==> flow/design.v <==
module ALU (
  input  logic [31:0] A, B,
  input  logic [3:0] ALUOp,
  output logic [31:0] Result,
  output logic Zero, Carry, Overflow, Negative
);
  logic [32:0] tmp;
  always_comb begin
    tmp = 33'd0;
    Carry = 0;
    Overflow = 0;
    case (ALUOp)
      4'b0000: begin  
        tmp = A + B;
        Result = tmp[31:0];
        Carry = tmp[32];
        Overflow = (~A[31] & ~B[31] & Result[31]) | (A[31] & B[31] & ~Result[31]);
      end
      4'b0001: begin  
        tmp = A - B;
        Result = tmp[31:0];
        Carry = tmp[32];
        Overflow = (A[31] & ~B[31] & ~Result[31]) | (~A[31] & B[31] & Result[31]);
      end
      4'b0010: Result = A & B;
      4'b0011: Result = A | B;
      4'b0100: Result = A ^ B;
      4'b0101: Result = ~A;
      4'b0110: Result = ~B;
      4'b0111: Result = A << B[4:0];
      4'b1000: Result = A >> B[4:0];
      4'b1001: Result = $signed(A) >>> B[4:0];
      default: Result = 32'd0;
    endcase
    Zero = (Result == 0);
    Negative = Result[31];
  end
endmodule
module ALUControl(
  input  logic [6:0] funct7,
  input  logic [2:0] funct3,
  input  logic [6:0] opcode,
  output logic [3:0] ALUOp
);
  always_comb begin
    case (opcode)
      7'b0110011: begin  
        case ({funct7, funct3})
          10'b0000000_000: ALUOp = 4'b0000;  
          10'b0100000_000: ALUOp = 4'b0001;  
          10'b0000000_111: ALUOp = 4'b0010;  
          10'b0000000_110: ALUOp = 4'b0011;  
          10'b0000000_100: ALUOp = 4'b0100;  
          10'b0000000_001: ALUOp = 4'b0111;  
          10'b0000000_101: ALUOp = 4'b1000;  
          10'b0100000_101: ALUOp = 4'b1001;  
          default: ALUOp = 4'b1111;
        endcase
      end
      default: ALUOp = 4'b1111;
    endcase
  end
endmodule
module InstructionDecoder(
  input  logic [31:0] instruction,
  output logic [6:0]  opcode,
  output logic [4:0]  rd,
  output logic [2:0]  funct3,
  output logic [4:0]  rs1,
  output logic [4:0]  rs2,
  output logic [6:0]  funct7
);
  assign opcode = instruction[6:0];
  assign rd     = instruction[11:7];
  assign funct3 = instruction[14:12];
  assign rs1    = instruction[19:15];
  assign rs2    = instruction[24:20];
  assign funct7 = instruction[31:25];
endmodule
module ALU_Pipeline(
  input  logic clk, rst,
  input  logic [31:0] A_in, B_in,
  input  logic [31:0] instr_in,
  output logic [31:0] Result_out,
  output logic Zero_out, Carry_out, Overflow_out, Negative_out
);
  logic [31:0] A_reg, B_reg;
  logic [3:0]  ALUOp;
  logic [31:0] instr_reg;
  logic [6:0] opcode, funct7;
  logic [4:0] rd, rs1, rs2;
  logic [2:0] funct3;
  logic [31:0] Result_comb;
  logic Zero_comb, Carry_comb, Overflow_comb, Negative_comb;
  always_ff @(posedge clk or posedge rst) begin
    if (rst) begin
      A_reg <= 0;
      B_reg <= 0;
      instr_reg <= 0;
    end else begin
      A_reg <= A_in;
      B_reg <= B_in;
      instr_reg <= instr_in;
    end
  end
  InstructionDecoder decoder (
    .instruction(instr_reg),
    .opcode(opcode),
    .rd(rd),
    .funct3(funct3),
    .rs1(rs1),
    .rs2(rs2),
    .funct7(funct7)
  );
  ALUControl control (
    .opcode(opcode),
    .funct3(funct3),
    .funct7(funct7),
    .ALUOp(ALUOp)
  );
  ALU alu_inst (
    .A(A_reg),
    .B(B_reg),
    .ALUOp(ALUOp),
    .Result(Result_comb),
    .Zero(Zero_comb),
    .Carry(Carry_comb),
    .Overflow(Overflow_comb),
    .Negative(Negative_comb)
  );
  always_ff @(posedge clk or posedge rst) begin
    if (rst) begin
      Result_out <= 0;
      Zero_out <= 0;
      Carry_out <= 0;
      Overflow_out <= 0;
      Negative_out <= 0;
    end else begin
      Result_out <= Result_comb;
      Zero_out <= Zero_comb;
      Carry_out <= Carry_comb;
      Overflow_out <= Overflow_comb;
      Negative_out <= Negative_comb;
    end
  end
endmodule
Settings: LEC_CHECK=0, CAP_MARGIN=30, CELL_PAD_IN_SITES_DETAIL_PLACEMENT=2, CELL_PAD_IN_SITES_GLOBAL_PLACEMENT=3, CORE_MARGIN=2, CORE_UTILIZATION=29, CTS_CLUSTER_DIAMETER=388, CTS_CLUSTER_SIZE=61, MAX_ROUTING_LAYER=met4, MIN_ROUTING_LAYER=met2, SLEW_MARGIN=20; clock period 4.3 ns.
run.sh (not shown) runs the stock make flow with config.mk's settings and CLKGATE_MAP_FILE=.
The baseline ran to the end with violations: negative setup slack.
Change:
Settings changed: CAP_MARGIN 30 to 20, CELL_PAD_IN_SITES_DETAIL_PLACEMENT 2 to not set, CELL_PAD_IN_SITES_GLOBAL_PLACEMENT 3 to not set, CORE_UTILIZATION 29 to 57, CTS_CLUSTER_DIAMETER 388 to 400, CTS_CLUSTER_SIZE 61 to 98, MAX_ROUTING_LAYER met4 to not set, MIN_ROUTING_LAYER met2 to not set.
Clock period 4.3 ns to 3.98 ns, I/O delays scaled along.
Result:
- The changed run produced a layout that fails on negative setup slack
- count of clock-buffer cells in the layout goes up by 2
- via count goes down by 24%
- combinational power goes down by about 5%
- wire length goes down by 24%
- setup slack degrades by 0.25 ns
- power goes up by 4.5%
- flip-flop count does not change
- utilization goes up by 37 points
- first-iteration DRC count goes down by 36%
- final area goes down by 6.3%
- clock skew goes up by 0.0056 ns
Change:
Settings changed: CORE_UTILIZATION 57 to 40, CTS_CLUSTER_DIAMETER 400 to not set, CTS_CLUSTER_SIZE 98 to not set.
Clock period 3.98 ns to 5.97 ns, I/O delays scaled along.
- This time the run went through all stages and came out clean
- hold slack improved by 0.020 ns
- register-to-register slack improves by 1.4 ns
- wire length decreases by about 14%
- worst setup slack gains 1.4 ns
- die size rose by about 40%
- clock-buffer cell count decreases by 1
- via count shrinks by 21%
- utilization falls by 36 points
Change:
Settings changed: CAP_MARGIN 20 to 30, CELL_PAD_IN_SITES_GLOBAL_PLACEMENT set to 2, CTS_CLUSTER_DIAMETER set to 388, MAX_ROUTING_LAYER set to met4.
Clock period 5.97 ns to 7.0 ns, I/O delays scaled along.
What happened: The new run completed with no timing, DRC or antenna violations. Core utilization goes down by 0.52 points. Cell area came out lower by 1.1%. Clock-buffer cell count stays the same. Clock power goes down by 6.2%. Setup slack gains 0.67 ns. Global-route usage goes up by 0.76 points. Sequential share of layout area rose by 0.21 points.

========
RTL: the design.v shown in full above, as it stands there.
==> flow/config.mk <==
export PLATFORM = sky130hd
export DESIGN_NAME = ALU_Pipeline
export DESIGN_NICKNAME = ALU_Pipeline
export VERILOG_FILES = /design/flow/design.v
export SDC_FILE = /design/flow/constraint.sdc
export NUM_CORES = 4
export LEC_CHECK = 0
export CAP_MARGIN = 20
export CORE_ASPECT_RATIO = 1.44
export CORE_MARGIN = 6
export CORE_UTILIZATION = 49
export CTS_CLUSTER_DIAMETER = 296
export CTS_CLUSTER_SIZE = 75
export GPL_ROUTABILITY_DRIVEN = 0
export HOLD_SLACK_MARGIN = 0.06
export MAX_ROUTING_LAYER = met4
export MIN_ROUTING_LAYER = met1
export PLACE_DENSITY = 0.36
export SETUP_SLACK_MARGIN = 0.1
export SLEW_MARGIN = 30
export TNS_END_PERCENT = 15
==> flow/constraint.sdc <==
create_clock -name core_clock -period 8.49 [get_ports {clk}]
set_input_delay 1.6980 -clock core_clock [delete_from_list [all_inputs] [get_ports {clk}]]
set_output_delay 1.6980 -clock core_clock [all_outputs]
set_load 0.01 [all_outputs]
Change:
Settings changed: CORE_ASPECT_RATIO 1.44 to unset, CORE_MARGIN 6 to 2, CORE_UTILIZATION 49 to 50, CTS_CLUSTER_DIAMETER 296 to unset, CTS_CLUSTER_SIZE 75 to unset, GPL_ROUTABILITY_DRIVEN 0 to unset, HOLD_SLACK_MARGIN 0.06 to unset, MAX_ROUTING_LAYER met4 to unset, MIN_ROUTING_LAYER met1 to unset, PLACE_DENSITY 0.36 to unset, SETUP_SLACK_MARGIN 0.1 to 0.93, SLEW_MARGIN 30 to 20, TNS_END_PERCENT 15 to unset.
Clock period 8.49 ns to 3.33 ns, I/O delays scaled along.
With this change the flow completed and failed the layout checks on negative setup slack.
Clock-buffer cell count stays the same.
Global-route usage grows by 17 points.
Cell count increases by a quarter to a third.
First-iteration DRC count rose by well over a third.
Flip-flop count is unchanged.
Die size came out lower by roughly a tenth.
Wire length goes up by well over a third.
Change:
Settings changed: CORE_UTILIZATION 50 to 45, SETUP_SLACK_MARGIN 0.93 to unset.
Clock period 3.33 ns to 3.98 ns, I/O delays scaled along.
The changed run finished but fails on negative setup slack.
Die size is higher by 11%.
Clock-buffer cell count is higher by 2.
Power goes down by 25%.
Routed wire length goes down by 17%.
Change:
Settings changed: ABC_AREA set to 1, CORE_ASPECT_RATIO set to 0.5, CORE_UTILIZATION 45 to 64, CTS_CLUSTER_DIAMETER set to 400, CTS_CLUSTER_SIZE set to 98, PLACE_DENSITY set to 0.38, SETUP_SLACK_MARGIN set to 0.93, TNS_END_PERCENT set to 10.
This time the run stopped in 5_1_grt with GRT-0232.
Die area shrinks by about a fifth.
Synthesized cell count rises by well over a third.
Area after synthesis climbs by about a fifth.

========
Setup of run 1:
Starts from the design.v that is shown in full above.
make LEC_CHECK=0 CAP_MARGIN=25 CELL_PAD_IN_SITES_GLOBAL_PLACEMENT=0 CORE_MARGIN=2 CORE_UTILIZATION=34 CTS_CLUSTER_DIAMETER=287 PLACE_DENSITY_LB_ADDON=0.14 SETUP_SLACK_MARGIN=0.96 SLEW_MARGIN=20 TNS_END_PERCENT=40 finish   # period 7.02 ns
### run 1 -> run 2
- HOLD_SLACK_MARGIN now 0.16, previously not set
- GPL_TIMING_DRIVEN now 0, previously not set
- PLACE_DENSITY_LB_ADDON no longer set, was 0.14
- TNS_END_PERCENT no longer set, was 40
- CELL_PAD_IN_SITES_GLOBAL_PLACEMENT no longer set, was 0
- CTS_CLUSTER_DIAMETER no longer set, was 287
- CORE_UTILIZATION now 40, was 34
- CAP_MARGIN now 20, was 25
- CORE_ASPECT_RATIO now 1.13, previously not set
- SLEW_MARGIN now 15, was 20
- SETUP_SLACK_MARGIN no longer set, was 0.96
- the clock period (ns, I/O delays scaled along) now 7.26, was 7.02
==> comparison <==
Compared run 2 vs run 1, and worst hold slack is up in run 2.
Worst setup slack before clock tree synthesis: run 1 and run 2 compared, lower one is run 2
When the final numbers for run 1 and run 2 were put side by side, the initial DRC count turned out to be greater in run 2.
From run 1 to run 2 the numbers moved as follows: power shows a reduction of 16 uW; wire length of the first global-routing pass shows an increase of 7.9%.
For run 3, these inputs were changed with respect to run 2:
- SLEW_MARGIN: 15 -> 20
- CORE_UTILIZATION: 40 -> 56
- GPL_TIMING_DRIVEN: 0 -> unset
- CORE_ASPECT_RATIO: 1.13 -> unset
- SETUP_SLACK_MARGIN: unset -> -0.33
- HOLD_SLACK_MARGIN: 0.16 -> unset
- the clock period (ns, I/O delays scaled along): 7.26 -> 4.55
==> results <==
- Run 3 finished all stages; however, its layout fails the closing checks, the failures being negative setup slack.
- Diff run 3..run 2 | flop count | unchanged
- Re time the worst path needs with I/O delays and setup: run 2 was higher than run 3.
- Relative to run 2, the post-route total power of run 3 is higher by 1.9 mW.
- Total number of cells along the worst setup path (lower): run 3
Changes in run 4 relative to run 3:
- CORE_UTILIZATION: 56 -> 40
- SETUP_SLACK_MARGIN: -0.33 -> unset
- the clock period (ns, I/O delays scaled along): 4.55 -> 7.0
Per the final summary, run 4 finished and its layout is clean on timing, DRC and antenna.
Although run 3 finished all stages, its layout failed final checks on negative setup slack.
Run 4: sequential share of layout area is 3.0 points higher than what run 3 reported.
For run 3, the topmost layer with routed signal wires was met5, unlike run 4, where it was met4.
Compared with run 3, run 4 instantiates a smaller number of cells.
Run 3 ended up with B_reg[2] as its launch point of the critical path; run 4 ended up with B_reg[0].
Comparing run 4 against run 3, there is no change at all in buffer count from post-CTS setup fixing.
Power is estimated from default activity; no workload was simulated.
